==> design/flow/run.sh <==
#!/bin/bash
# the make line also repeats each setting of config.mk as NAME=value (left out here)
make -C /OpenROAD-flow-scripts/flow DESIGN_CONFIG=/design/flow/config.mk WORK_HOME=/design/flow/orfs CLKGATE_MAP_FILE= finish
==> design/flow/config.mk <==
export PLATFORM = sky130hd
export DESIGN_NAME = fir_filter
export DESIGN_NICKNAME = fir_filter
export VERILOG_FILES = /design/flow/design.v
export SDC_FILE = /design/flow/constraint.sdc
export NUM_CORES = 4
export LEC_CHECK = 0
export ABC_AREA = 1
export CAP_MARGIN = 20
export CORE_MARGIN = 2
export CORE_UTILIZATION = 72
export SETUP_SLACK_MARGIN = 1.13
export SLEW_MARGIN = 20
==> design/flow/constraint.sdc <==
create_clock -name core_clock -period 6.05 [get_ports {clk}]
set_input_delay 1.2100 -clock core_clock [delete_from_list [all_inputs] [get_ports {clk}]]
set_output_delay 1.2100 -clock core_clock [all_outputs]
set_load 0.01 [all_outputs]
==> design/flow/design.v <==
module fir_filter(
    input               		clk,
    input               		n_rst,
    input  		signed	[7:0] 	din,    
    output reg 	signed 	[7:0] 	dout 
);
localparam signed B0 = -24;
localparam signed B1 = -21;
localparam signed B2 =   0;
localparam signed B3 =  37;
localparam signed B4 =  80;
localparam signed B5 = 114;
localparam signed B6 = 127;
reg signed [7:0] din_d;
reg signed [7:0] din_d1;
reg signed [7:0] din_d2;
reg signed [7:0] din_d3;
reg signed [7:0] din_d4;
reg signed [7:0] din_d5;
reg signed [7:0] din_d6;
reg signed [7:0] din_d7;
reg signed [7:0] din_d8;
reg signed [7:0] din_d9;
reg signed [7:0] din_d10;
reg signed [7:0] din_d11;
reg signed [7:0] din_d12;
wire signed [8:0] sum_w0;
wire signed [8:0] sum_w1;
wire signed [8:0] sum_w2;
wire signed [8:0] sum_w3;
wire signed [8:0] sum_w4;
wire signed [8:0] sum_w5;
wire signed [8:0] sum_w6;
wire signed [16:0] mul_0;
wire signed [16:0] mul_1;
wire signed [16:0] mul_2;
wire signed [16:0] mul_3;
wire signed [16:0] mul_4;
wire signed [16:0] mul_5;
wire signed [16:0] mul_6;
reg signed [16:0] mul_0d;
reg signed [16:0] mul_1d;
reg signed [16:0] mul_2d;
reg signed [16:0] mul_3d;
reg signed [16:0] mul_4d;
reg signed [16:0] mul_5d;
reg signed [16:0] mul_6d;
wire signed [17:0] sum_w00;
wire signed [17:0] sum_w01;
wire signed [17:0] sum_w02;
wire signed [17:0] sum_w03;
reg signed [17:0] sum_w00d;
reg signed [17:0] sum_w01d;
reg signed [17:0] sum_w02d;
reg signed [17:0] sum_w03d;
wire signed [18:0] sum_w000;
wire signed [18:0] sum_w001;
wire signed [19:0] sum_all;
wire signed [7:0] sum_finish;
always @(posedge clk or negedge n_rst) begin
	if (!n_rst) begin 
		din_d <= 8'h0;
	end
	else begin 
		din_d <= din;
	end
end
always @(posedge clk or negedge n_rst) begin
    if (!n_rst) begin 
        dout <= 8'sd0;
	end
    else begin 
        dout <= sum_finish;
	end
end
always @(posedge clk or negedge n_rst) begin
    if (!n_rst) begin
        din_d1  <= 8'sd0; 
        din_d2  <= 8'sd0; 
        din_d3  <= 8'sd0; 
        din_d4  <= 8'sd0;
        din_d5  <= 8'sd0; 
        din_d6  <= 8'sd0; 
        din_d7  <= 8'sd0; 
        din_d8  <= 8'sd0;
        din_d9  <= 8'sd0; 
        din_d10 <= 8'sd0; 
        din_d11 <= 8'sd0; 
        din_d12 <= 8'sd0;
    end else begin
        din_d1  <= din_d;
        din_d2  <= din_d1;
        din_d3  <= din_d2;
        din_d4  <= din_d3;
        din_d5  <= din_d4;
        din_d6  <= din_d5;
        din_d7  <= din_d6;
        din_d8  <= din_d7;
        din_d9  <= din_d8;
        din_d10 <= din_d9;
        din_d11 <= din_d10;
        din_d12 <= din_d11;
    end
end
assign sum_w0 = $signed(din_d) + $signed(din_d12);
assign sum_w1 = $signed(din_d1) + $signed(din_d11);
assign sum_w2 = $signed(din_d2) + $signed(din_d10);
assign sum_w3 = $signed(din_d3) + $signed(din_d9);
assign sum_w4 = $signed(din_d4) + $signed(din_d8);
assign sum_w5 = $signed(din_d5) + $signed(din_d7);
assign sum_w6 = {din_d6[7], din_d6};   
assign mul_0 = $signed(B0) * $signed(sum_w0);
assign mul_1 = $signed(B1) * $signed(sum_w1);
assign mul_2 = $signed(B2) * $signed(sum_w2);
assign mul_3 = $signed(B3) * $signed(sum_w3);
assign mul_4 = $signed(B4) * $signed(sum_w4);
assign mul_5 = $signed(B5) * $signed(sum_w5);
assign mul_6 = $signed(B6) * $signed(sum_w6);
always @(posedge clk or negedge n_rst) begin
    if (!n_rst) begin 
        mul_0d <= 17'sd0;
        mul_1d <= 17'sd0;
        mul_2d <= 17'sd0;
        mul_3d <= 17'sd0;
        mul_4d <= 17'sd0;
        mul_5d <= 17'sd0;
        mul_6d <= 17'sd0;
    end 
	else begin 
        mul_0d <= mul_0;
        mul_1d <= mul_1;
        mul_2d <= mul_2;
        mul_3d <= mul_3;
        mul_4d <= mul_4;
        mul_5d <= mul_5;
        mul_6d <= mul_6;
    end
end
assign sum_w00 = $signed(mul_0d) + $signed(mul_1d); 
assign sum_w01 = $signed(mul_2d) + $signed(mul_3d); 
assign sum_w02 = $signed(mul_4d) + $signed(mul_5d);
assign sum_w03 = $signed(mul_6d);
always @(posedge clk or negedge n_rst) begin
    if (!n_rst) begin
        sum_w00d <= 18'sd0;
        sum_w01d <= 18'sd0;
        sum_w02d <= 18'sd0;
        sum_w03d <= 18'sd0;
    end 
	else begin
        sum_w00d <= sum_w00;
        sum_w01d <= sum_w01;
        sum_w02d <= sum_w02;
        sum_w03d <= sum_w03;
    end
end
assign sum_w000 = $signed(sum_w00d) + $signed(sum_w01d); 
assign sum_w001 = $signed(sum_w02d) + $signed(sum_w03d);
assign sum_all = $signed(sum_w000) + $signed(sum_w001);
assign sum_finish =	((sum_all[19]) && (sum_all[18:16] != 3'b111))? 8'h81 : 
 					((!sum_all[19]) && (sum_all[18:16] != 3'b000))? 8'h7F : sum_all[16:9];
endmodule
==> flow_summary.json, run 1 <==
{
  "status": "complete, no violations",
  "n_antenna_cell": 0,
  "ctsLongestPathBuffers": 3,
  "pin_count": 18,
  "timing.hold.ws_ns": 0.3482,
  "critPathLaunch": "din_d1[0]$_DFF_PN0_",
  "ctsRootBufferMaster": "clkbuf_16",
  "hold_start": "din_d10[7]$_DFF_PN0_",
  "drc_errors": 0,
  "synthTopCellsByCount": "inv_1 (300), ha_1 (277), dfrtp_1 (263)",
  "ys_cells": 1628,
  "routabilityCongestion": 0.8692,
  "core_area_um2": 22710,
  "dr.pass1.iters": 8,
  "slowest_delay_ns": 0.52,
  "syn_avg_cell_area_um2": 10.29,
  "nets": 2056,
  "ant_nets": 0,
  "grtUsageTotal": 0.2774,
  "cp_max_fo": 6,
  "reg2reg_depth": 21,
  "fp-row-count": 55,
  "area_leaders": "dfrtp_1 (39%), ha_1 (21%), fa_1 (10%)",
  "clk_latency_ns": 0.55,
  "path_cells": "ha_2 -> fa_2 -> a21oi_1 -> o21bai_1 -> a21oi_1 -> o21bai_1 -> xor2_1 -> inv_2 -> ha_1 -> fa_1 -> fa_1 -> ha_1 -> ha_4 -> a21oi_2 -> o21ai_2 -> a21oi_2 -> o21ai_2 -> nand2_1 -> nand2_1 -> a21oi_2 -> xnor2_1",
  "period_needed_ns": 4.824,
  "overflow": 0,
  "logic_family": "adder cells",
  "antenna_found_initial": 0,
  "holdPathStages": 0,
  "io_buffers": 17,
  "slew_violations": 0,
  "grt_pass1_vias": 11080,
  "areaGrowthSynthToFinish_pct": 10.88,
  "slowest_stage": "fa_1",
  "worstPathArrival_ns": 5.28,
  "cts_tree": "yes",
  "ys_area_um2": 16760,
  "reg2reg_to": "mul_1d[13]$_DFF_PN0_",
  "chipArea_um2": 24510,
  "path_buffers": 1,
  "min_to": "din_d11[7]$_DFF_PN0_",
  "finClkSkew_ns": 0.01211,
  "crit_top_cell": "a21oi_2",
  "synthArstFlopShare": 1.000,
  "max_freq_ghz": 0.2073,
  "synth_warnings": 1,
  "ff_type": "dfrtp_1",
  "path_delay_family": "adder cells",
  "hold_buffers": 0,
  "setup_viol": 0,
  "ys_seq_frac": 0.3928,
  "crit_required_ns": 6.51,
  "crit_path_start_kind": "flop",
  "via_count": 10960,
  "hold_violations": 0,
  "finalWorstSetupSlack_ns": 1.226,
  "worst-r2r-setup-slack_ns": 1.23,
  "fin_tns_setup_ns": 0,
  "path_depth": 21,
  "tightest_slew_ns": 0.8260,
  "netlist_instances": 1628,
  "yosys.cell_count.top_type": "inv_1",
  "ys_ff": 263,
  "dpl_worst_slack_ns": 0.8396,
  "xor_share": 0.06892,
  "crit_type": "flop to flop",
  "endpoint": "mul_1d[13]$_DFF_PN0_",
  "ys_sh_adder": 0.3072,
  "synth_cell_type_count": 38,
  "timing.rr.start": "din_d1[0]$_DFF_PN0_",
  "drtIter0Drc": 634,
  "synth_area_leader_cell": "dfrtp_1",
  "cp-end-kind": "flop",
  "finalClockPeriodUsage": 0.7974,
  "die_y_um": 156.6,
  "htreeDepth": 1,
  "max-cap-violations": 0,
  "initCoreUtil": 0.7379,
  "grt_pass1_wl_mm": 53.14,
  "dp_hpwl_mm": 24.87,
  "cts_buffers": 27,
  "hp-class": "flop to flop",
  "synth-edff-count": 0,
  "die_w_um": 156.6,
  "clk_pin_slew_ns": 0.06,
  "drt-total-wl_mm": 32.81,
  "cts.sinks": 263,
  "wire_per_inst_um": 16.49,
  "max-slew-margin-rel": 0.4435,
  "yosys.area_share.simple": 0.09170,
  "rsz0062_at_grt": "yes",
  "ys_sh_mux": 0,
  "synthesis.nets": 1999,
  "grt_max_degree": 108,
  "vias_per_cell": 5.508,
  "yosys.area_share.aoi": 0.07154,
  "tool_warnings": 46,
  "top_cell_area_share": 0.3928,
  "syn_area_um2": 16760
}
==> final cells by class <==
cell class	count	area [um2]
clock buffers	29	703.2
clock inverters	20	250.2
fillers	1376	4130
inverters	303	1137
multi-input cells	1062	9293
flip-flops and latches	263	6581
well taps	285	356.6
repair buffers	28	257.7
==> through the flow <==
stage | std cells | util | area [um2]
2_1_floorplan | 1628 | - | 16760
3_3_place_gp | 1933 | 0.7625 | 17320
4_1_cts | 1986 | 0.8068 | 18320
5_1_grt | 1990 | 0.8181 | 18580
3_5_place_dp | 1933 | 0.7625 | 17320
6_report | 1990 | 0.8181 | 18580
==> timing repair <==
item / 4_1_cts / 5_1_grt
cloned: 0 / 0
endpoints found under the setup margin: 3 / 11
setup buffers: 4 / 4
pin swaps: 4 / 12
resized: 4 / 47
==> metal layers <==
| layer | part of all wire | global-route usage |
|---|---|---|
| met3 | 0.037 | 0.03434 |
| met2 | 0.49 | 0.4686 |
| met4 | 0.018 | 0.05810 |
| met1 | 0.46 | 0.3920 |
| met5 | 0 | 0 |
==> run 2: changes to the inputs <==
CORE_ASPECT_RATIO = 0.69   (was not set)
SETUP_SLACK_MARGIN = not set   (was 1.13)
clock period = 4.79 ns   (was 6.05 ns; I/O delays follow)
==> flow_summary.json, run 2 <==
{
  "fin_area_um2": 18730,
  "ctsRootBufferMaster": "clkbuf_16",
  "cts_buffers": 26,
  "top_cell_area_share": 0.3928,
  "grtUsageTotal": 0.2948,
  "path_buffers": 3,
  "drt-total-wl_mm": 35.24,
  "dp_hpwl_mm": 26.91,
  "finalClockPeriodUsage": 0.9698,
  "synthTopCellsByCount": "inv_1 (300), ha_1 (277), dfrtp_1 (263)",
  "cp_max_fo": 4,
  "yosys.area_share.simple": 0.09170,
  "fin_tns_setup_ns": 0,
  "vias_per_cell": 5.499,
  "initCoreUtil": 0.7315,
  "worst-r2r-setup-slack_ns": 0.14,
  "antenna_found_initial": 1,
  "fp-row-count": 46,
  "hold_violations": 0,
  "chipArea_um2": 24530,
  "synth_area_leader_cell": "dfrtp_1",
  "hp-class": "flop to flop",
  "cts.sinks": 263,
  "ys_sh_adder": 0.3072,
  "yosys.cell_count.top_type": "inv_1",
  "ys_area_um2": 16760,
  "place_inst": 1981,
  "area_leaders": "dfrtp_1 (39%), ha_1 (21%), fa_1 (10%)",
  "synthArstFlopShare": 1.000,
  "routabilityCongestion": 0.9016,
  "dpl_cell_area_um2": 17520,
  "syn_avg_cell_area_um2": 10.29,
  "grt_pass1_vias": 11270,
  "logic_family": "adder cells",
  "cp-end-kind": "flop",
  "fin_util": 0.8178,
  "core_area_um2": 22910,
  "max-slew-margin-rel": 0.2222,
  "finClkSkew_ns": 0.02026,
  "tightest_slew_ns": 1.155,
  "pin_count": 18,
  "path_depth": 25,
  "ys_seq_frac": 0.3928,
  "clk_pin_slew_ns": 0.06,
  "rsz0062_at_grt": "yes",
  "crit_required_ns": 5.20,
  "hold_start": "mul_6d[7]$_DFF_PN0_",
  "synth_warnings": 1,
  "nets": 2078,
  "cts_tree": "yes",
  "overflow": 0,
  "io_buffers": 17,
  "min_to": "sum_w03d[7]$_DFF_PN0_",
  "max_freq_ghz": 0.2153,
  "n_antenna_cell": 0,
  "via_count": 11200,
  "grt_pass1_wl_mm": 56.35,
  "areaGrowthSynthToFinish_pct": 11.80,
  "endpoint": "mul_1d[12]$_DFF_PN0_",
  "xor_share": 0.06892,
  "period_needed_ns": 4.645,
  "syn_area_um2": 16760,
  "ys_sh_mux": 0,
  "ff_type": "dfrtp_1",
  "timing.hold.ws_ns": 0.3442,
  "slowest_stage": "fa_1",
  "die_y_um": 130.7,
  "crit_type": "flop to flop",
  "synthesis.nets": 1999,
  "ctsLongestPathBuffers": 3,
  "setup_viol": 0,
  "die_w_um": 187.7,
  "clk_latency_ns": 0.54,
  "grt_max_degree": 119,
  "fin_cells": 2036,
  "ant_nets": 0,
  "fillers": 1400,
  "max-cap-violations": 0,
  "synth-edff-count": 0,
  "holdPathStages": 0,
  "slew_violations": 0,
  "timing.rr.start": "din_d11[2]$_DFF_PN0_",
  "synth_cell_type_count": 38,
  "crit_path_start_kind": "flop",
  "htreeDepth": 1,
  "worstPathArrival_ns": 5.06,
  "netlist_instances": 1628,
  "drtIter0Drc": 742,
  "reg2reg_to": "mul_1d[12]$_DFF_PN0_",
  "status": "complete, no violations",
  "yosys.area_share.aoi": 0.07154,
  "drc_errors": 0,
  "ys_cells": 1628,
  "reg2reg_depth": 25,
  "dr.pass1.iters": 5,
  "path_delay_family": "adder cells",
  "critPathLaunch": "din_d11[2]$_DFF_PN0_",
  "wire_per_inst_um": 17.31,
  "tool_warnings": 45,
  "ys_ff": 263,
  "slowest_delay_ns": 0.53
}
## run 2: what timing repair did
item	CTS	global route
gates resized	9	53
buffers inserted	2	8
setup endpoints to repair	4	22
gates cloned	0	0
pin swaps	1	24
hold buffers	0	0
## run 2: final cells by class
class | count | area [um2] | area share
well taps | 312 | 390.4 | 0.02084
flip-flops and latches | 263 | 6581 | 0.3513
clock buffers | 35 | 724.4 | 0.03867
clock inverters | 10 | 102.6 | 0.005477
inverters | 303 | 1137 | 0.06071
repair buffers | 51 | 442.9 | 0.02364
multi-input cells | 1062 | 9354 | 0.4993
## run 2: per-layer routing
metal	vias to the layer above	GRT usage	wire length, um
met5	-	0.001923	0
met4	0	0.06670	693
met3	56	0.04754	1897
met2	262	0.4667	15410
met1	5461	0.4370	17240
li1	5417	-	-
## run 2: metrics by stage
step           setup slack [ns]
2_1_floorplan           0.03765
3_3_place_gp            0.01467
3_5_place_dp            -0.1087
4_1_cts                0.008957
5_1_grt                -0.09737
6_report                 0.1448
==> run 3: changes to the inputs <==
ABC_AREA = not set   (was 1)
CELL_PAD_IN_SITES_DETAIL_PLACEMENT = 2   (was not set)
CORE_ASPECT_RATIO = 1.82   (was 0.69)
CORE_UTILIZATION = 40   (was 72)
CTS_CLUSTER_SIZE = 56   (was not set)
GPL_TIMING_DRIVEN = 0   (was not set)
MAX_ROUTING_LAYER = met4   (was not set)
PLACE_DENSITY_LB_ADDON = 0.07   (was not set)
SLEW_MARGIN = 5   (was 20)
clock period = 6.0 ns   (was 4.79 ns; I/O delays follow)
==> flow_summary.json, run 3 <==
{
  "crit_required_ns": 6.42,
  "yosys.area_share.simple": 0.04236,
  "period_needed_ns": 5.630,
  "cts_tree": "yes",
  "grt_pass1_wl_mm": 63.30,
  "drtIter0Drc": 188,
  "finClkSkew_ns": 0.006829,
  "via_count": 9927,
  "grtUsageTotal": 0.1991,
  "synthTopCellsByCount": "ha_1 (277), dfrtp_1 (263), inv_1 (255)",
  "cts.sinks": 263,
  "routabilityCongestion": 0.8091,
  "setup_viol": 0,
  "max-cap-violations": 0,
  "yosys.area_share.aoi": 0.09680,
  "rsz0062_at_grt": "no",
  "critPathLaunch": "din_d1[0]$_DFF_PN0_",
  "pin_count": 18,
  "synth_cell_type_count": 47,
  "path_cells": "ha_1 -> fa_1 -> a21oi_1 -> nor2_1 -> nor2_2 -> o21bai_1 -> a21oi_2 -> xnor2_2 -> ha_1 -> fa_1 -> fa_1 -> ha_1 -> ha_1 -> a21o_1 -> a21oi_2 -> o21bai_1 -> a21oi_2 -> o21bai_1 -> a21oi_2 -> o21bai_1 -> a21oi_2 -> xnor2_2",
  "path_depth": 22,
  "fp-row-count": 99,
  "io_buffers": 17,
  "grt_max_degree": 106,
  "crit_path_start_kind": "flop",
  "drc_errors": 0,
  "grt_pass1_vias": 12220,
  "ys_cells": 1382,
  "syn_avg_cell_area_um2": 11.61,
  "slowest_delay_ns": 0.51,
  "xor_share": 0.06771,
  "holdPathStages": 0,
  "die_w_um": 152.4,
  "crit_top_cell": "a21oi_2",
  "timing.rr.start": "din_d1[0]$_DFF_PN0_",
  "synthesis.nets": 1753,
  "ys_sh_mux": 0.002262,
  "synth_area_leader_cell": "dfrtp_1",
  "slew_violations": 0,
  "overflow": 0,
  "ant_nets": 0,
  "tightest_slew_ns": 0.7054,
  "clk_pin_slew_ns": 0.06,
  "netlist_instances": 1382,
  "max_freq_ghz": 0.1776,
  "ys_sh_adder": 0.3209,
  "ctsRootBufferMaster": "clkbuf_16",
  "finalClockPeriodUsage": 0.9383,
  "reg2reg_depth": 22,
  "endpoint": "mul_1d[14]$_DFF_PN0_",
  "ctsLongestPathBuffers": 3,
  "logic_family": "adder cells",
  "min_to": "sum_w01d[13]$_DFF_PN0_",
  "path_buffers": 0,
  "die_y_um": 274.2,
  "n_antenna_cell": 0,
  "areaGrowthSynthToFinish_pct": 11.34,
  "dp_hpwl_mm": 31.82,
  "nets": 1802,
  "max-slew-margin-rel": 0.5297,
  "finalWorstSetupSlack_ns": 0.3702,
  "ff_type": "dfrtp_1",
  "drt-total-wl_mm": 38.42,
  "hold_violations": 0,
  "cts_buffers": 26,
  "hold_start": "mul_3d[13]$_DFF_PN0_",
  "reg2reg_to": "mul_1d[14]$_DFF_PN0_",
  "area_leaders": "dfrtp_1 (41%), ha_1 (22%), fa_1 (10%)",
  "fin_tns_setup_ns": 0,
  "cp-end-kind": "flop",
  "cp_max_fo": 4,
  "htreeDepth": 1,
  "ys_seq_frac": 0.4103,
  "synth-edff-count": 0,
  "hold_buffers": 0,
  "wire_per_inst_um": 19.65,
  "path_delay_family": "adder cells",
  "worst-r2r-setup-slack_ns": 0.37,
  "ys_area_um2": 16040,
  "synthArstFlopShare": 1.000,
  "tool_warnings": 42,
  "yosys.cell_count.top_type": "ha_1",
  "crit_type": "flop to flop",
  "worstPathArrival_ns": 6.05,
  "core_area_um2": 39890,
  "syn_area_um2": 16040,
  "hp-class": "flop to flop",
  "ys_ff": 263,
  "dr.pass1.iters": 4,
  "vias_per_cell": 5.078,
  "initCoreUtil": 0.4022,
  "chipArea_um2": 41790,
  "top_cell_area_share": 0.4103,
  "slowest_stage": "fa_1",
  "dpl_worst_slack_ns": -0.1979,
  "status": "complete, no violations",
  "clk_latency_ns": 0.55,
  "fillers": 4076,
  "antenna_found_initial": 0,
  "synth_warnings": 1
}
==> run 3: stage by stage <==
stage          instances    util  area [um2]  hold WS, ns
4_1_cts             1954  0.4467       17820       0.3488
2_1_floorplan       1382       -       16040       0.3312
3_3_place_gp        1904  0.4223       16840       0.3315
5_1_grt             1955  0.4478       17860       0.3497
6_report            1955  0.4478       17860       0.3440
3_5_place_dp        1907  0.4240       16910       0.3356
==> run 3: timing repair <==
action | 4_1_cts | 5_1_grt
endpoints found under the setup margin | 2 | 10
endpoints found under the hold margin | 0 | 0
resized | 9 | 9
setup buffers | 0 | 0
==> run 3: final cells by class <==
cell class              instances  area [um2]  share of cell area
clock buffers                  39       790.8             0.04428
clock inverters                 8       70.07            0.003923
inverters                     255       957.2             0.05359
multi-input cells             864        8583              0.4806
flip-flops and latches        263        6581              0.3685
well taps                     505       631.9             0.03538
repair buffers                 21       245.2             0.01373
==> run 3: routing by layer <==
metal / GRT usage / part of all wire / up-vias
met4: 0.06019 / 0.032 / 0
met3: 0.01644 / 0.017 / 57
li1: - / - / 4618
met1: 0.1738 / 0.32 / 5181
met5: - / 0 / -
met2: 0.4331 / 0.63 / 71
==> run 4: changes to the inputs <==
ABC_AREA = 1   (was not set)
CELL_PAD_IN_SITES_DETAIL_PLACEMENT = not set   (was 2)
CORE_ASPECT_RATIO = not set   (was 1.82)
CORE_UTILIZATION = 72   (was 40)
CTS_CLUSTER_DIAMETER = 123   (was not set)
CTS_CLUSTER_SIZE = not set   (was 56)
GPL_TIMING_DRIVEN = not set   (was 0)
MAX_ROUTING_LAYER = not set   (was met4)
PLACE_DENSITY_LB_ADDON = 0.14   (was 0.07)
SLEW_MARGIN = 20   (was 5)
clock period = 3.5 ns   (was 6.0 ns; I/O delays follow)
==> flow_summary.json, run 4 <==
{
  "io_buffers": 17,
  "stop_stage": "clock tree synthesis (4_1_cts)",
  "logic_family": "adder cells",
  "xor_share": 0.06892,
  "die_y_um": 156.6,
  "initCoreUtil": 0.7379,
  "top_cell_area_share": 0.3928,
  "yosys.area_share.aoi": 0.07154,
  "fp-row-count": 55,
  "area_leaders": "dfrtp_1 (39%), ha_1 (21%), fa_1 (10%)",
  "ys_area_um2": 16760,
  "synth-edff-count": 0,
  "chipArea_um2": 24510,
  "synth_warnings": 1,
  "netlist_instances": 1628,
  "synthesis.nets": 1999,
  "ys_sh_mux": 0,
  "yosys.cell_count.top_type": "inv_1",
  "syn_area_um2": 16760,
  "synthTopCellsByCount": "inv_1 (300), ha_1 (277), dfrtp_1 (263)",
  "core_area_um2": 22710,
  "ys_ff": 263,
  "ys_sh_adder": 0.3072,
  "ff_type": "dfrtp_1",
  "dp_hpwl_mm": 34.18,
  "status": "stopped before the end",
  "ys_cells": 1628,
  "routabilityCongestion": 0.8921,
  "synth_cell_type_count": 38,
  "error_line": "[ERROR DPL-0038] Utilization greater than 100%, impossible to legalize",
  "die_w_um": 156.6,
  "synthArstFlopShare": 1.000,
  "pin_count": 18,
  "syn_avg_cell_area_um2": 10.29,
  "ys_seq_frac": 0.3928,
  "synth_area_leader_cell": "dfrtp_1",
  "yosys.area_share.simple": 0.09170
}
## run 4: metrics by stage
step	util	setup WS, ns	area (um2)	cells
detailed placement	0.8967	-1.469	20360	2221
floorplan	-	-0.9860	17610	1628
global placement	0.8967	-1.004	20360	2221
==> run 5: changes to the inputs <==
ABC_AREA = not set   (was 1)
CORE_UTILIZATION = 40   (was 72)
CTS_CLUSTER_DIAMETER = not set   (was 123)
PLACE_DENSITY_LB_ADDON = not set   (was 0.14)
clock period = 6.0 ns   (was 3.5 ns; I/O delays follow)
==> flow_summary.json, run 5 <==
{
  "fin_tns_setup_ns": 0,
  "area_leaders": "dfrtp_1 (41%), ha_1 (22%), fa_1 (10%)",
  "synthTopCellsByCount": "ha_1 (277), dfrtp_1 (263), inv_1 (255)",
  "syn_area_um2": 16040,
  "via_count": 9147,
  "rsz0062_at_grt": "no",
  "yosys.cell_count.top_type": "ha_1",
  "path_buffers": 0,
  "max_freq_ghz": 0.1832,
  "areaGrowthSynthToFinish_pct": 12.32,
  "yosys.area_share.aoi": 0.09680,
  "pin_count": 18,
  "die_y_um": 204.3,
  "critPathLaunch": "din_d1[0]$_DFF_PN0_",
  "use_met3": 0.01642,
  "period_needed_ns": 5.457,
  "setup_viol": 0,
  "antenna_found_initial": 0,
  "io_buffers": 17,
  "ant_nets": 0,
  "overflow": 0,
  "fin_cells": 1981,
  "crit_top_cell": "a21oi_1",
  "path_depth": 22,
  "crit_path_start_kind": "flop",
  "grt_pass1_wl_mm": 47.71,
  "cp_max_fo": 4,
  "ys_cells": 1382,
  "finClkSkew_ns": 0.01172,
  "drt-total-wl_mm": 27.54,
  "synth-edff-count": 0,
  "hold_violations": 0,
  "synth_area_leader_cell": "dfrtp_1",
  "fin_area_um2": 18020,
  "htreeDepth": 1,
  "ctsRootBufferMaster": "clkbuf_16",
  "slew_violations": 0,
  "fin_util": 0.4545,
  "cp-end-kind": "flop",
  "logic_family": "adder cells",
  "tool_warnings": 46,
  "ctsLongestPathBuffers": 3,
  "endpoint": "mul_1d[14]$_DFF_PN0_",
  "initCoreUtil": 0.4046,
  "finalClockPeriodUsage": 0.9095,
  "place_inst": 1928,
  "xor_share": 0.06771,
  "wire_per_inst_um": 13.90,
  "ff_type": "dfrtp_1",
  "slowest_stage": "fa_1",
  "cts_tree": "yes",
  "slowest_delay_ns": 0.49,
  "grtUsageTotal": 0.1419,
  "max-slew-margin-rel": 0.3975,
  "dpl_cell_area_um2": 16920,
  "met1_usage": 0.1923,
  "hp-class": "flop to flop",
  "reg2reg_to": "mul_1d[14]$_DFF_PN0_",
  "synth_cell_type_count": 47,
  "path_delay_family": "adder cells",
  "ys_sh_mux": 0.002262,
  "ys_seq_frac": 0.4103,
  "hold_start": "din_d10[5]$_DFF_PN0_",
  "synth_warnings": 1,
  "fp-row-count": 73,
  "crit_required_ns": 6.47,
  "worst-r2r-setup-slack_ns": 0.54,
  "cts_setup_buffers": 0,
  "die_w_um": 204.3,
  "hold_buffers": 0,
  "top_usage_layer": "met2",
  "dp_hpwl_mm": 22.16,
  "nets": 1805,
  "path_cells": "ha_1 -> fa_1 -> a21oi_1 -> nor2_1 -> nor2_1 -> o21bai_1 -> a21oi_1 -> xnor2_1 -> ha_1 -> fa_1 -> fa_1 -> ha_1 -> ha_1 -> a21o_1 -> a21oi_1 -> o21bai_1 -> a21oi_1 -> o21bai_1 -> a21oi_1 -> o21bai_1 -> a21oi_1 -> xnor2_1",
  "routabilityCongestion": 0.8202,
  "top_cell_area_share": 0.4103,
  "grt_pass1_vias": 9897,
  "cts.sinks": 263,
  "yosys.area_share.simple": 0.04236,
  "drc_errors": 0,
  "grt_max_degree": 142,
  "max-cap-violations": 0,
  "ys_sh_adder": 0.3209,
  "synthArstFlopShare": 1.000,
  "ys_area_um2": 16040,
  "use_met2": 0.2390,
  "netlist_instances": 1382,
  "cts_buffers": 29,
  "tightest_slew_ns": 0.9037,
  "clk_pin_slew_ns": 0.06,
  "status": "complete, no violations",
  "cts_resized": 0,
  "holdPathStages": 0,
  "syn_avg_cell_area_um2": 11.61,
  "timing.rr.start": "din_d1[0]$_DFF_PN0_",
  "drtIter0Drc": 231,
  "clk_latency_ns": 0.56,
  "ys_ff": 263,
  "worstPathArrival_ns": 5.92,
  "chipArea_um2": 41720,
  "vias_per_cell": 4.617,
  "core_area_um2": 39640,
  "reg2reg_depth": 22,
  "dr.pass1.iters": 4,
  "synthesis.nets": 1753,
  "min_to": "din_d11[5]$_DFF_PN0_",
  "crit_type": "flop to flop"
}
-- run 5: cell type report --
type | count | area (um2)
diodes | 1 | 2.502
clock buffers | 35 | 788.3
clock inverters | 17 | 311.5
fillers | 3620 | 21620
inverters | 255 | 957.2
multi-input cells | 864 | 8502
flip-flops and latches | 263 | 6581
well taps | 525 | 656.9
repair buffers | 21 | 217.7
-- run 5: per-layer routing --
| metal | vias to the layer above | routed length, um |
|---|---|---|
| met4 | 0 | 771 |
| met5 | - | 0 |
| met3 | 45 | 653 |
| met1 | 4383 | 13580 |
| li1 | 4647 | - |
| met2 | 72 | 12530 |
-- run 5: stage by stage --
step                      hold WS, ns  setup WS (ns)
final                          0.3418         0.5428
after floorplan                0.3312         0.8329
after detailed placement       0.3347         0.5755
after CTS                      0.3420         0.5492
after global routing           0.3486         0.1158
after global placement         0.3325         0.7237
==> run 6: changes to the inputs <==
SETUP_SLACK_MARGIN = -0.54   (was not set)
clock period = 5.55 ns   (was 6.0 ns; I/O delays follow)
==> flow_summary.json, run 6 <==
{
  "status": "complete, no violations",
  "antenna_found_initial": 0,
  "nets": 1809,
  "worst-r2r-setup-slack_ns": 0.21,
  "synth_area_leader_cell": "dfrtp_1",
  "cts_tree": "yes",
  "ant_nets": 0,
  "dr.pass1.iters": 4,
  "period_needed_ns": 5.339,
  "hp-class": "flop to flop",
  "syn_avg_cell_area_um2": 11.61,
  "dpl_cell_area_um2": 16950,
  "syn_area_um2": 16040,
  "fp-row-count": 73,
  "max-cap-violations": 0,
  "hold_buffers": 0,
  "core_area_um2": 39640,
  "die_w_um": 204.3,
  "fin_tns_setup_ns": 0,
  "clk_pin_slew_ns": 0.06,
  "max_freq_ghz": 0.1873,
  "n_antenna_cell": 0,
  "clk_latency_ns": 0.57,
  "overflow": 0,
  "vias_per_cell": 4.616,
  "ctsRootBufferMaster": "clkbuf_16",
  "ys_cells": 1382,
  "synth_warnings": 1,
  "path_depth": 23,
  "xor_share": 0.06771,
  "hold_start": "din_d10[7]$_DFF_PN0_",
  "yosys.area_share.simple": 0.04236,
  "cts.sinks": 263,
  "logic_family": "adder cells",
  "finClkSkew_ns": 0.01266,
  "tool_warnings": 44,
  "grt_pass1_wl_mm": 47.30,
  "pin_count": 18,
  "yosys.area_share.aoi": 0.09680,
  "netlist_instances": 1382,
  "ff_type": "dfrtp_1",
  "ys_sh_mux": 0.002262,
  "top_cell_area_share": 0.4103,
  "drt-total-wl_mm": 27.67,
  "crit_path_start_kind": "flop",
  "slew_violations": 0,
  "fillers": 3670,
  "worstPathArrival_ns": 5.83,
  "cts_resized": 0,
  "initCoreUtil": 0.4046,
  "via_count": 9153,
  "crit_type": "flop to flop",
  "routabilityCongestion": 0.8225,
  "grt_pass1_vias": 9630,
  "ys_ff": 263,
  "fin_area_um2": 17870,
  "timing.hold.ws_ns": 0.3375,
  "endpoint": "mul_1d[14]$_DFF_PN0_",
  "holdPathStages": 0,
  "drc_errors": 0,
  "dp_hpwl_mm": 22.35,
  "setup_viol": 0,
  "synth_cell_type_count": 47,
  "cp_max_fo": 5,
  "fin_cells": 1983,
  "slowest_delay_ns": 0.52,
  "cts_setup_buffers": 0,
  "area_leaders": "dfrtp_1 (41%), ha_1 (22%), fa_1 (10%)",
  "tightest_slew_ns": 0.9479,
  "crit_top_cell": "a21oi_1",
  "cts_buffers": 29,
  "reg2reg_depth": 23,
  "synthArstFlopShare": 1.000,
  "synthesis.nets": 1753,
  "die_y_um": 204.3,
  "slowest_stage": "fa_1",
  "cp-end-kind": "flop",
  "grt_max_degree": 121,
  "place_inst": 1932,
  "drtIter0Drc": 222,
  "max-slew-margin-rel": 0.3681,
  "yosys.cell_count.top_type": "ha_1",
  "hold_violations": 0,
  "htreeDepth": 1,
  "crit_required_ns": 6.04,
  "ys_sh_adder": 0.3209,
  "ys_area_um2": 16040,
  "io_buffers": 17,
  "synth-edff-count": 0,
  "path_delay_family": "adder cells",
  "synthTopCellsByCount": "ha_1 (277), dfrtp_1 (263), inv_1 (255)",
  "min_to": "din_d11[7]$_DFF_PN0_",
  "ys_seq_frac": 0.4103,
  "path_cells": "ha_1 -> a21o_1 -> a21oi_1 -> o21bai_1 -> a21oi_1 -> o21bai_1 -> a21oi_1 -> xnor2_1 -> ha_1 -> fa_1 -> inv_1 -> fa_1 -> inv_1 -> ha_1 -> ha_1 -> a21oi_1 -> o21bai_1 -> a21oi_1 -> o21bai_1 -> a21oi_1 -> o21bai_1 -> a21oi_1 -> xnor2_1",
  "timing.rr.start": "din_d1[1]$_DFF_PN0_",
  "areaGrowthSynthToFinish_pct": 11.43,
  "grtUsageTotal": 0.1423,
  "finalClockPeriodUsage": 0.9620,
  "critPathLaunch": "din_d1[1]$_DFF_PN0_",
  "wire_per_inst_um": 13.95,
  "ctsLongestPathBuffers": 3,
  "chipArea_um2": 41720,
  "path_buffers": 2,
  "reg2reg_to": "mul_1d[14]$_DFF_PN0_"
}
-- run 6: cell type report --
cell class	count	area [um2]	share of cell area
well taps	525	656.9	0.03675
repair buffers	25	247.7	0.01386
clock buffers	39	813.3	0.04550
clock inverters	12	116.4	0.006510
multi-input cells	864	8502	0.4756
flip-flops and latches	263	6581	0.3682
inverters	255	957.2	0.05355
-- run 6: per-stage QoR --
step | util | setup WS (ns)
after floorplan | - | 0.3829
after global placement | 0.4275 | 0.2758
after detailed placement | 0.4275 | 0.1878
after CTS | 0.4509 | 0.1618
after global routing | 0.4509 | -0.2337
final | 0.4509 | 0.2108
-- run 6: layer usage --
layer  GRT usage  wire (um)  up-vias
li1            -          -     4655
met5           0          0        -
met3     0.01961        800       38
met2      0.2366      12790       90
met1      0.1952      13550     4370
met4     0.03856        531        0
==> run 7: changes to the inputs <==
ABC_AREA = 1   (was not set)
CORE_UTILIZATION = 71   (was 40)
CTS_CLUSTER_DIAMETER = 203   (was not set)
CTS_CLUSTER_SIZE = 15   (was not set)
PLACE_DENSITY_LB_ADDON = 0.15   (was not set)
SETUP_SLACK_MARGIN = 0.79   (was -0.54)
clock period = 5.11 ns   (was 5.55 ns; I/O delays follow)
==> flow_summary.json, run 7 <==
{
  "status": "complete, no violations",
  "synthesis.nets": 1999,
  "fin_cells": 2058,
  "tool_warnings": 45,
  "netlist_instances": 1628,
  "antenna_found_initial": 0,
  "syn_avg_cell_area_um2": 10.29,
  "finalClockPeriodUsage": 0.9702,
  "cp-end-kind": "flop",
  "ys_ff": 263,
  "dr.pass1.iters": 5,
  "vias_per_cell": 5.756,
  "cp_max_fo": 4,
  "period_needed_ns": 4.958,
  "hp-class": "flop to flop",
  "timing.hold.ws_ns": 0.3424,
  "yosys.area_share.aoi": 0.07154,
  "cts.sinks": 263,
  "crit_path_start_kind": "flop",
  "synth_area_leader_cell": "dfrtp_1",
  "min_to": "din_d11[7]$_DFF_PN0_",
  "rsz0062_at_grt": "yes",
  "synth_cell_type_count": 38,
  "ys_sh_mux": 0,
  "ctsLongestPathBuffers": 3,
  "path_buffers": 3,
  "grt_pass1_vias": 11500,
  "endpoint": "mul_1d[12]$_DFF_PN0_",
  "die_y_um": 157.6,
  "dp_hpwl_mm": 25.50,
  "crit_required_ns": 5.52,
  "initCoreUtil": 0.7181,
  "worst-r2r-setup-slack_ns": 0.15,
  "fin_area_um2": 19710,
  "timing.rr.start": "din_d1[2]$_DFF_PN0_",
  "io_buffers": 17,
  "core_area_um2": 23330,
  "hold_violations": 0,
  "ys_cells": 1628,
  "cts_buffers": 21,
  "crit_type": "flop to flop",
  "drt-total-wl_mm": 41.00,
  "routabilityCongestion": 0.8547,
  "yosys.area_share.simple": 0.09170,
  "slew_violations": 0,
  "holdPathStages": 0,
  "synthTopCellsByCount": "inv_1 (300), ha_1 (277), dfrtp_1 (263)",
  "ys_seq_frac": 0.3928,
  "fin_tns_setup_ns": 0,
  "finClkSkew_ns": 0.01191,
  "synth-edff-count": 0,
  "die_w_um": 157.6,
  "area_leaders": "dfrtp_1 (39%), ha_1 (21%), fa_1 (10%)",
  "path_delay_family": "adder cells",
  "synth_warnings": 1,
  "xor_share": 0.06892,
  "areaGrowthSynthToFinish_pct": 17.62,
  "max-cap-violations": 0,
  "synthArstFlopShare": 1.000,
  "logic_area_um2": 10270,
  "pin_count": 18,
  "drc_errors": 0,
  "cts_tree": "yes",
  "slowest_stage": "fa_2",
  "slowest_delay_ns": 0.53,
  "ctsRootBufferMaster": "clkbuf_16",
  "ant_nets": 0,
  "htreeDepth": 1,
  "dpl_cell_area_um2": 17570,
  "grt_pass1_wl_mm": 56.73,
  "critPathLaunch": "din_d1[2]$_DFF_PN0_",
  "logic_family": "adder cells",
  "max-slew-margin-rel": 0.3608,
  "fp-row-count": 56,
  "drtIter0Drc": 689,
  "tightest_slew_ns": 0.9487,
  "ff_type": "dfrtp_1",
  "hold_buffers": 0,
  "wire_per_inst_um": 19.92,
  "reg2reg_depth": 25,
  "grtUsageTotal": 0.2925,
  "worstPathArrival_ns": 5.37,
  "n_antenna_cell": 0,
  "place_inst": 1968,
  "ys_sh_adder": 0.3072,
  "ys_area_um2": 16760,
  "chipArea_um2": 24850,
  "path_depth": 25,
  "hold_start": "din_d10[7]$_DFF_PN0_",
  "max_freq_ghz": 0.2017,
  "setup_viol": 0,
  "via_count": 11850,
  "nets": 2110,
  "clk_latency_ns": 0.51,
  "clk_pin_slew_ns": 0.07,
  "grt_max_degree": 129,
  "yosys.cell_count.top_type": "inv_1",
  "fillers": 1171,
  "top_cell_area_share": 0.3928,
  "syn_area_um2": 16760,
  "reg2reg_to": "mul_1d[12]$_DFF_PN0_",
  "seqCellArea_um2": 6585,
  "overflow": 0
}
## run 7: area by class of cell
class / count / area share
clock inverters: 2 / 0.0008888
multi-input cells: 1062 / 0.5213
inverters: 303 / 0.05802
clock buffers: 21 / 0.02666
repair buffers: 88 / 0.03873
flip-flops and latches: 263 / 0.3341
well taps: 319 / 0.02025
## run 7: routing by layer
layer  global-route usage  share of wire
met5                    0              0
met4              0.07965          0.042
met3              0.03121          0.043
met2               0.5068           0.51
met1               0.3963           0.40
## run 7: what timing repair did
action | in CTS | in global routing
endpoints found under the setup margin | 27 | 30
endpoints found under the hold margin | 0 | 0
buffers inserted | 25 | 42
pin swaps | 61 | 109
resized | 85 | 149
## run 7: stage by stage
stage               utilization  setup slack [ns]
CTS                      0.8026            0.6040
global route             0.8447           0.04717
global placement         0.7529            0.4558
finish                   0.8447            0.1523
detailed placement       0.7529            0.2934
floorplan                     -            0.6192
==> run 8: changes to the inputs <==
ABC_AREA = not set   (was 1)
CORE_UTILIZATION = 27   (was 71)
CTS_CLUSTER_DIAMETER = not set   (was 203)
CTS_CLUSTER_SIZE = not set   (was 15)
PLACE_DENSITY_LB_ADDON = not set   (was 0.15)
SETUP_SLACK_MARGIN = not set   (was 0.79)
clock period = 7.61 ns   (was 5.11 ns; I/O delays follow)
==> flow_summary.json, run 8 <==
{
  "synth_cell_type_count": 47,
  "antenna_found_initial": 1,
  "areaGrowthSynthToFinish_pct": 12.96,
  "crit_required_ns": 8.06,
  "fp-row-count": 89,
  "met1_length_mm": 12.52,
  "hold_violations": 0,
  "logic_family": "adder cells",
  "tightest_slew_ns": 0.9886,
  "ff_type": "dfrtp_1",
  "wl_met3_um": 586,
  "top_cell_area_share": 0.4103,
  "crit_type": "flop to flop",
  "slowest_delay_ns": 0.50,
  "synth_warnings": 1,
  "holdPathStages": 0,
  "ys_sh_mux": 0.002262,
  "dp_hpwl_mm": 22.79,
  "drc_errors": 0,
  "critPathLaunch": "din_d1[0]$_DFF_PN0_",
  "io_buffers": 17,
  "ys_sh_adder": 0.3209,
  "path_cells": "ha_1 -> fa_1 -> a21oi_1 -> nor2_1 -> nor2_1 -> o21bai_1 -> a21oi_1 -> xnor2_1 -> ha_1 -> fa_1 -> fa_1 -> ha_1 -> ha_1 -> a21o_1 -> a21oi_1 -> o21bai_1 -> a21oi_1 -> o21bai_1 -> a21oi_1 -> o21bai_1 -> a21oi_1 -> xnor2_1",
  "hold_buffers": 0,
  "drtIter0Drc": 240,
  "cts_setup_buffers": 0,
  "crit_top_cell": "a21oi_1",
  "routabilityCongestion": 0.7914,
  "slowest_stage": "fa_1",
  "synthArstFlopShare": 1.000,
  "ys_cells": 1382,
  "endpoint": "mul_1d[14]$_DFF_PN0_",
  "fin_util": 0.3076,
  "cp_max_fo": 4,
  "ys_ff": 263,
  "cts_resized": 0,
  "min_to": "sum_w03d[13]$_DFF_PN0_",
  "finalClockPeriodUsage": 0.7115,
  "die_w_um": 247.7,
  "n_antenna_cell": 0,
  "max-slew-margin-rel": 0.3409,
  "ctsLongestPathBuffers": 3,
  "hold_start": "mul_6d[13]$_DFF_PN0_",
  "ys_seq_frac": 0.4103,
  "nets": 1801,
  "core_area_um2": 58910,
  "tool_warnings": 42,
  "finClkSkew_ns": 0.01058,
  "synthTopCellsByCount": "ha_1 (277), dfrtp_1 (263), inv_1 (255)",
  "cts_buffers": 26,
  "pin_count": 18,
  "drt-total-wl_mm": 27.92,
  "syn_area_um2": 16040,
  "hp-class": "flop to flop",
  "ys_area_um2": 16040,
  "cp-end-kind": "flop",
  "htreeDepth": 1,
  "reg2reg_depth": 22,
  "worstPathArrival_ns": 5.87,
  "overflow": 0,
  "rsz0062_at_grt": "no",
  "synth_area_leader_cell": "dfrtp_1",
  "yosys.area_share.simple": 0.04236,
  "max-cap-violations": 0,
  "xor_share": 0.06771,
  "fillers": 5841,
  "wire_per_inst_um": 12.57,
  "logic_area_um2": 8506,
  "path_delay_family": "adder cells",
  "status": "complete, no violations",
  "cts.sinks": 263,
  "initCoreUtil": 0.2723,
  "synthesis.nets": 1753,
  "yosys.cell_count.top_type": "ha_1",
  "setup_viol": 0,
  "chipArea_um2": 61380,
  "via_count": 9218,
  "worst-r2r-setup-slack_ns": 2.20,
  "vias_per_cell": 4.150,
  "clk_latency_ns": 0.53,
  "crit_path_start_kind": "flop",
  "dr.pass1.iters": 6,
  "dr.max_layer_used": "met4",
  "grt_pass1_vias": 9859,
  "cts_tree": "yes",
  "path_depth": 22,
  "ant_nets": 0,
  "path_buffers": 0,
  "yosys.area_share.aoi": 0.09680,
  "max_freq_ghz": 0.1847,
  "slew_violations": 0,
  "syn_avg_cell_area_um2": 11.61,
  "grtUsageTotal": 0.09642,
  "area_leaders": "dfrtp_1 (41%), ha_1 (22%), fa_1 (10%)",
  "seqCellArea_um2": 6581,
  "grt_max_degree": 118,
  "clk_pin_slew_ns": 0.07,
  "wl_met2_mm": 14.16,
  "die_y_um": 247.7,
  "timing.rr.start": "din_d1[0]$_DFF_PN0_",
  "ctsRootBufferMaster": "clkbuf_16",
  "synth-edff-count": 0,
  "fin_tns_setup_ns": 0,
  "grt_pass1_wl_mm": 47.93,
  "netlist_instances": 1382,
  "period_needed_ns": 5.415,
  "reg2reg_to": "mul_1d[14]$_DFF_PN0_"
}
==> run 8: stage by stage <==
step | worst slack, ns | hold WS [ns] | instances | instance area (um2)
after CTS | 1.808 | 0.3470 | 2221 | 18120
after global routing | 1.715 | 0.3510 | 2221 | 18120
after floorplan | 2.443 | 0.3312 | 1382 | 16040
after detailed placement | 1.805 | 0.3347 | 2175 | 17210
final | 2.195 | 0.3439 | 2221 | 18120
after global placement | 2.068 | 0.3328 | 2175 | 17210
==> run 8: area by class of cell <==
class / instances / area share
Multi-Input combinational cell: 864 / 0.4694
Clock inverter: 9 / 0.008148
Timing Repair Buffer: 20 / 0.01091
Clock buffer: 37 / 0.04212
Inverter: 255 / 0.05282
Tap cell: 773 / 0.05338
Sequential cell: 263 / 0.3632
==> run 8: routing by layer <==
layer / track usage / up-vias
met1: 0.1171 / 4479
met4: 0.03153 / 0
li1: - / 4636
met2: 0.1769 / 66
met3: 0.01081 / 37
met5: 0 / -
==> run 9: changes to the inputs <==
ABC_AREA = 1   (was not set)
CELL_PAD_IN_SITES_GLOBAL_PLACEMENT = 1   (was not set)
CORE_ASPECT_RATIO = 0.63   (was not set)
CORE_MARGIN = 10   (was 2)
CORE_UTILIZATION = 40   (was 27)
GPL_TIMING_DRIVEN = 0   (was not set)
MIN_ROUTING_LAYER = met1   (was not set)
SLEW_MARGIN = 35   (was 20)
clock period = 6.0 ns   (was 7.61 ns; I/O delays follow)
==> flow_summary.json, run 9 <==
{
  "status": "complete, no violations",
  "n_antenna_cell": 0,
  "slew_violations": 0,
  "finalClockPeriodUsage": 0.9097,
  "reg2reg_to": "mul_1d[13]$_DFF_PN0_",
  "slowest_stage": "fa_1",
  "vias_per_cell": 4.546,
  "synth_warnings": 1,
  "met1_length_mm": 20.81,
  "cts.sinks": 263,
  "ctsRootBufferMaster": "clkbuf_16",
  "fillers": 3986,
  "ys_ff": 263,
  "endpoint": "mul_1d[13]$_DFF_PN0_",
  "logic_family": "adder cells",
  "hold_start": "mul_3d[6]$_DFF_PN0_",
  "ctsLongestPathBuffers": 3,
  "cts_buffers": 28,
  "xor_share": 0.06892,
  "hold_violations": 0,
  "max-slew-margin-rel": 0.4957,
  "crit_path_start_kind": "flop",
  "synth_cell_type_count": 38,
  "syn_area_um2": 16760,
  "synthTopCellsByCount": "inv_1 (300), ha_1 (277), dfrtp_1 (263)",
  "cp_max_fo": 5,
  "min_to": "sum_w01d[6]$_DFF_PN0_",
  "path_delay_family": "adder cells",
  "wl_met2_mm": 11.92,
  "setup_viol": 0,
  "cts_tree": "yes",
  "area_leaders": "dfrtp_1 (39%), ha_1 (21%), fa_1 (10%)",
  "yosys.area_share.aoi": 0.07154,
  "cts_setup_buffers": 0,
  "antenna_found_initial": 2,
  "htreeDepth": 1,
  "worst-r2r-setup-slack_ns": 0.54,
  "ys_area_um2": 16760,
  "ys_sh_adder": 0.3072,
  "ys_sh_mux": 0,
  "ys_cells": 1628,
  "worstPathArrival_ns": 5.89,
  "period_needed_ns": 5.458,
  "syn_avg_cell_area_um2": 10.29,
  "ff_type": "dfrtp_1",
  "crit_type": "flop to flop",
  "cts_resized": 0,
  "netlist_instances": 1628,
  "synth_area_leader_cell": "dfrtp_1",
  "path_cells": "ha_1 -> nand3_1 -> nand2_1 -> a21oi_1 -> o21bai_1 -> a21oi_1 -> o21bai_1 -> xor2_1 -> inv_1 -> ha_1 -> fa_1 -> inv_1 -> fa_1 -> inv_1 -> ha_1 -> ha_1 -> nand2_1 -> o21ai_0 -> a21oi_1 -> o21ai_0 -> nand2_1 -> nand2_1 -> a21oi_1 -> xnor2_1",
  "yosys.cell_count.top_type": "inv_1",
  "ant_nets": 0,
  "pin_count": 18,
  "finalWorstSetupSlack_ns": 0.5417,
  "dp_hpwl_mm": 28.65,
  "drt-total-wl_mm": 34.23,
  "via_count": 10220,
  "critPathLaunch": "din_d1[2]$_DFF_PN0_",
  "areaGrowthSynthToFinish_pct": 11.53,
  "grt_pass1_wl_mm": 57.40,
  "path_buffers": 3,
  "chipArea_um2": 50700,
  "cp-end-kind": "flop",
  "clk_pin_slew_ns": 0.07,
  "place_inst": 2197,
  "finClkSkew_ns": 0.01874,
  "top_cell_area_share": 0.3928,
  "io_buffers": 17,
  "die_w_um": 277.9,
  "fin_cells": 2249,
  "clk_latency_ns": 0.55,
  "reg2reg_depth": 24,
  "tool_warnings": 40,
  "die_y_um": 182.5,
  "overflow": 0,
  "max-cap-violations": 0,
  "timing.rr.start": "din_d1[2]$_DFF_PN0_",
  "wl_met3_mm": 1.131,
  "grtUsageTotal": 0.1398,
  "dr.pass1.iters": 4,
  "ys_seq_frac": 0.3928,
  "initCoreUtil": 0.4053,
  "wire_per_inst_um": 15.22,
  "slowest_delay_ns": 0.53,
  "yosys.area_share.simple": 0.09170,
  "drtIter0Drc": 491,
  "dr.max_layer_used": "met4",
  "rsz0062_at_grt": "no",
  "drc_errors": 0,
  "nets": 2050,
  "crit_required_ns": 6.43,
  "synthArstFlopShare": 1.000,
  "max_freq_ghz": 0.1832,
  "core_area_um2": 41340,
  "fin_tns_setup_ns": 0,
  "fp-row-count": 59,
  "hold_buffers": 0,
  "synth-edff-count": 0,
  "dpl_worst_slack_ns": 0.1035,
  "hp-class": "flop to flop",
  "holdPathStages": 0,
  "grt_max_degree": 80,
  "path_depth": 24,
  "tightest_slew_ns": 0.7539,
  "synthesis.nets": 1999,
  "routabilityCongestion": 0.8203,
  "grt_pass1_vias": 10480
}
run 9: layer usage:
| metal | up-vias | track usage |
|---|---|---|
| met5 | - | 0 |
| met4 | 0 | 0.01940 |
| met3 | 27 | 0.02021 |
| met2 | 93 | 0.1782 |
| met1 | 4749 | 0.2384 |
| li1 | 5355 | - |
run 9: cell type report:
cell class / count / area, um2 / area share
Inverter: 303 / 1137 / 0.06086
Multi-Input combinational cell: 1062 / 9041 / 0.4838
Sequential cell: 263 / 6581 / 0.3522
Clock buffer: 34 / 764.5 / 0.04091
Tap cell: 549 / 686.9 / 0.03676
Clock inverter: 17 / 214.0 / 0.01145
Timing Repair Buffer: 21 / 262.8 / 0.01406
run 9: metrics by stage:
stage,hold WS (ns),area [um2],util
after floorplan,0.3312,16760,-
final,0.3406,18690,0.4521
after detailed placement,0.3347,17700,0.4283
after CTS,0.3391,18680,0.4519
after global routing,0.3387,18690,0.4521
after global placement,0.3329,17610,0.4261
==> run 10: changes to the inputs <==
CELL_PAD_IN_SITES_GLOBAL_PLACEMENT = not set   (was 1)
CORE_ASPECT_RATIO = 0.69   (was 0.63)
CORE_MARGIN = 2   (was 10)
CORE_UTILIZATION = 72   (was 40)
CTS_CLUSTER_SIZE = 11   (was not set)
GPL_TIMING_DRIVEN = not set   (was 0)
MIN_ROUTING_LAYER = not set   (was met1)
SETUP_SLACK_MARGIN = 0.91   (was not set)
SLEW_MARGIN = 20   (was 35)
clock period = 3.83 ns   (was 6.0 ns; I/O delays follow)
==> flow_summary.json, run 10 <==
{
  "status": "stopped before the end",
  "stop_stage": "clock tree synthesis (4_1_cts)",
  "error_line": "[ERROR DPL-0038] Utilization greater than 100%, impossible to legalize",
  "synth_warnings": 1,
  "synthArstFlopShare": 1.000,
  "syn_avg_cell_area_um2": 10.29,
  "pin_count": 18,
  "dp_hpwl_mm": 32.76,
  "syn_area_um2": 16760,
  "yosys.cell_count.top_type": "inv_1",
  "synthesis.nets": 1999,
  "place_inst": 2144,
  "ys_ff": 263,
  "xor_share": 0.06892,
  "ys_sh_mux": 0,
  "ff_type": "dfrtp_1",
  "ys_cells": 1628,
  "synth-edff-count": 0,
  "synthTopCellsByCount": "inv_1 (300), ha_1 (277), dfrtp_1 (263)",
  "io_buffers": 17,
  "yosys.area_share.simple": 0.09170,
  "yosys.area_share.aoi": 0.07154,
  "ys_sh_adder": 0.3072,
  "core_area_um2": 22910,
  "synth_cell_type_count": 38,
  "netlist_instances": 1628,
  "die_w_um": 187.7,
  "routabilityCongestion": 0.9476,
  "area_leaders": "dfrtp_1 (39%), ha_1 (21%), fa_1 (10%)",
  "top_cell_area_share": 0.3928,
  "ys_area_um2": 16760,
  "initCoreUtil": 0.7315,
  "synth_area_leader_cell": "dfrtp_1",
  "fp-row-count": 46,
  "die_y_um": 130.7,
  "chipArea_um2": 24530,
  "ys_seq_frac": 0.3928,
  "logic_family": "adder cells"
}
run 10: per-stage QoR:
| step | hold slack [ns] | worst slack [ns] | cell area [um2] | util |
|---|---|---|---|---|
| after floorplan | 0.3312 | -0.6550 | 17850 | - |
| after global placement | 0.3316 | -0.6617 | 19850 | 0.8667 |
| after detailed placement | 0.3347 | -0.9809 | 19850 | 0.8667 |
==> run 11: changes to the inputs <==
ABC_AREA = not set   (was 1)
CORE_ASPECT_RATIO = not set   (was 0.69)
CORE_UTILIZATION = 63   (was 72)
CTS_CLUSTER_SIZE = not set   (was 11)
MAX_ROUTING_LAYER = met4   (was not set)
SETUP_SLACK_MARGIN = not set   (was 0.91)
clock period = 4.63 ns   (was 3.83 ns; I/O delays follow)
==> flow_summary.json, run 11 <==
{
  "status": "complete, but fails checks",
  "violations": "setup timing",
  "wire_per_inst_um": 16.46,
  "max_freq_ghz": 0.2030,
  "synthTopCellsByCount": "ha_1 (277), dfrtp_1 (263), inv_1 (255)",
  "drc_errors": 0,
  "syn_area_um2": 16040,
  "antenna_found_initial": 0,
  "grt_pass1_wl_mm": 50.83,
  "timing.rr.start": "din_d11[0]$_DFF_PN0_",
  "crit_type": "flop to flop",
  "cp-end-kind": "flop",
  "grt_max_degree": 123,
  "crit_top_cell": "a21oi_2",
  "reg2reg_depth": 23,
  "clk_latency_ns": 0.55,
  "vias_per_cell": 5.160,
  "area_leaders": "dfrtp_1 (41%), ha_1 (22%), fa_1 (10%)",
  "ys_area_um2": 16040,
  "hp-class": "flop to flop",
  "dpl_cell_area_um2": 17640,
  "path_delay_family": "adder cells",
  "slowest_delay_ns": 0.49,
  "met1_length_mm": 14.56,
  "cts.sinks": 263,
  "synthesis.nets": 1753,
  "finalClockPeriodUsage": 1.064,
  "syn_avg_cell_area_um2": 11.61,
  "drt-total-wl_mm": 31.83,
  "endpoint": "mul_1d[14]$_DFF_PN0_",
  "wl_met3_um": 832,
  "die_y_um": 163.6,
  "cts_buffers": 27,
  "via_count": 9980,
  "pin_count": 18,
  "cts_tree": "yes",
  "ys_seq_frac": 0.4103,
  "logic_family": "adder cells",
  "critPathLaunch": "din_d11[0]$_DFF_PN0_",
  "ctsRootBufferMaster": "clkbuf_16",
  "max-slew-margin-rel": 0.3822,
  "min_to": "sum_w01d[9]$_DFF_PN0_",
  "yosys.cell_count.top_type": "ha_1",
  "htreeDepth": 1,
  "synth_cell_type_count": 47,
  "grtUsageTotal": 0.2502,
  "hold_violations": 0,
  "fin_util": 0.7908,
  "rsz0062_at_grt": "yes",
  "clk_pin_slew_ns": 0.06,
  "synth_warnings": 1,
  "ys_ff": 263,
  "dp_hpwl_mm": 23.47,
  "routabilityCongestion": 0.8591,
  "period_needed_ns": 4.926,
  "slowest_stage": "fa_1",
  "synth-edff-count": 0,
  "worstPathArrival_ns": 5.38,
  "tightest_slew_ns": 0.9267,
  "n_antenna_cell": 0,
  "path_buffers": 3,
  "path_cells": "ha_2 -> fa_2 -> a21oi_2 -> nor2_1 -> nor2_2 -> xnor2_2 -> buf_12 -> ha_4 -> ha_4 -> fa_1 -> inv_1 -> fa_1 -> inv_2 -> fa_2 -> a21o_1 -> a21oi_2 -> o21bai_1 -> a21oi_2 -> o21bai_1 -> a21oi_2 -> o21bai_1 -> a21oi_2 -> xnor2_1",
  "ys_sh_adder": 0.3209,
  "overflow": 0,
  "grt_pass1_vias": 10530,
  "crit_required_ns": 5.08,
  "nets": 1955,
  "chipArea_um2": 26750,
  "netlist_instances": 1382,
  "yosys.area_share.aoi": 0.09680,
  "yosys.area_share.simple": 0.04236,
  "hold_start": "mul_3d[9]$_DFF_PN0_",
  "slew_violations": 0,
  "initCoreUtil": 0.6388,
  "reg2reg_to": "mul_1d[14]$_DFF_PN0_",
  "ys_sh_mux": 0.002262,
  "core_area_um2": 25110,
  "drtIter0Drc": 489,
  "cp_max_fo": 2,
  "io_buffers": 17,
  "hold_buffers": 0,
  "dr.pass1.iters": 4,
  "synth_area_leader_cell": "dfrtp_1",
  "wl_met2_mm": 15.75,
  "ys_cells": 1382,
  "holdPathStages": 0,
  "die_w_um": 163.6,
  "areaGrowthSynthToFinish_pct": 23.79,
  "xor_share": 0.06771,
  "fp-row-count": 58,
  "finClkSkew_ns": 0.02295,
  "ant_nets": 0,
  "fin_cells": 1934,
  "dr.max_layer_used": "met4",
  "finalWorstSetupSlack_ns": -0.2957,
  "ff_type": "dfrtp_1",
  "tool_warnings": 46,
  "path_depth": 23,
  "synthArstFlopShare": 1.000,
  "max-cap-violations": 0,
  "place_inst": 1842,
  "worst-r2r-setup-slack_ns": -0.30,
  "top_cell_area_share": 0.4103,
  "crit_path_start_kind": "flop",
  "fin_area_um2": 19860,
  "setup_viol": 10,
  "ctsLongestPathBuffers": 3
}
run 11: metal layers:
metal	global-route usage	vias up
li1	-	4939
met1	0.3334	4876
met2	0.4124	116
met3	0.03758	49
met4	0.05343	0
met5	-	-
run 11: what timing repair did:
action                     CTS  global route
gates resized               84           115
hold endpoints to repair     0             0
buffers inserted            25            21
setup endpoints to repair   19            28
pin swaps                   85           133
run 11: layout make-up:
cell class	instances	area (um2)
flip-flops and latches	263	6583
inverters	255	959.7
repair buffers	173	1424
clock buffers	36	739.5
clock inverters	13	192.7
well taps	330	412.9
multi-input cells	864	9545
fillers	1510	5253
run 11: stage by stage:
step           setup WS (ns)  setup TNS [ns]  hold WS (ns)
6_report             -0.2957         -0.6926        0.3421
5_1_grt              -0.5069          -4.204        0.3493
4_1_cts              -0.2122         -0.4648        0.3475
3_5_place_dp         -0.2435          -2.923        0.3347
3_3_place_gp         -0.1512          -1.302        0.3317
2_1_floorplan      0.0001648               0        0.3312
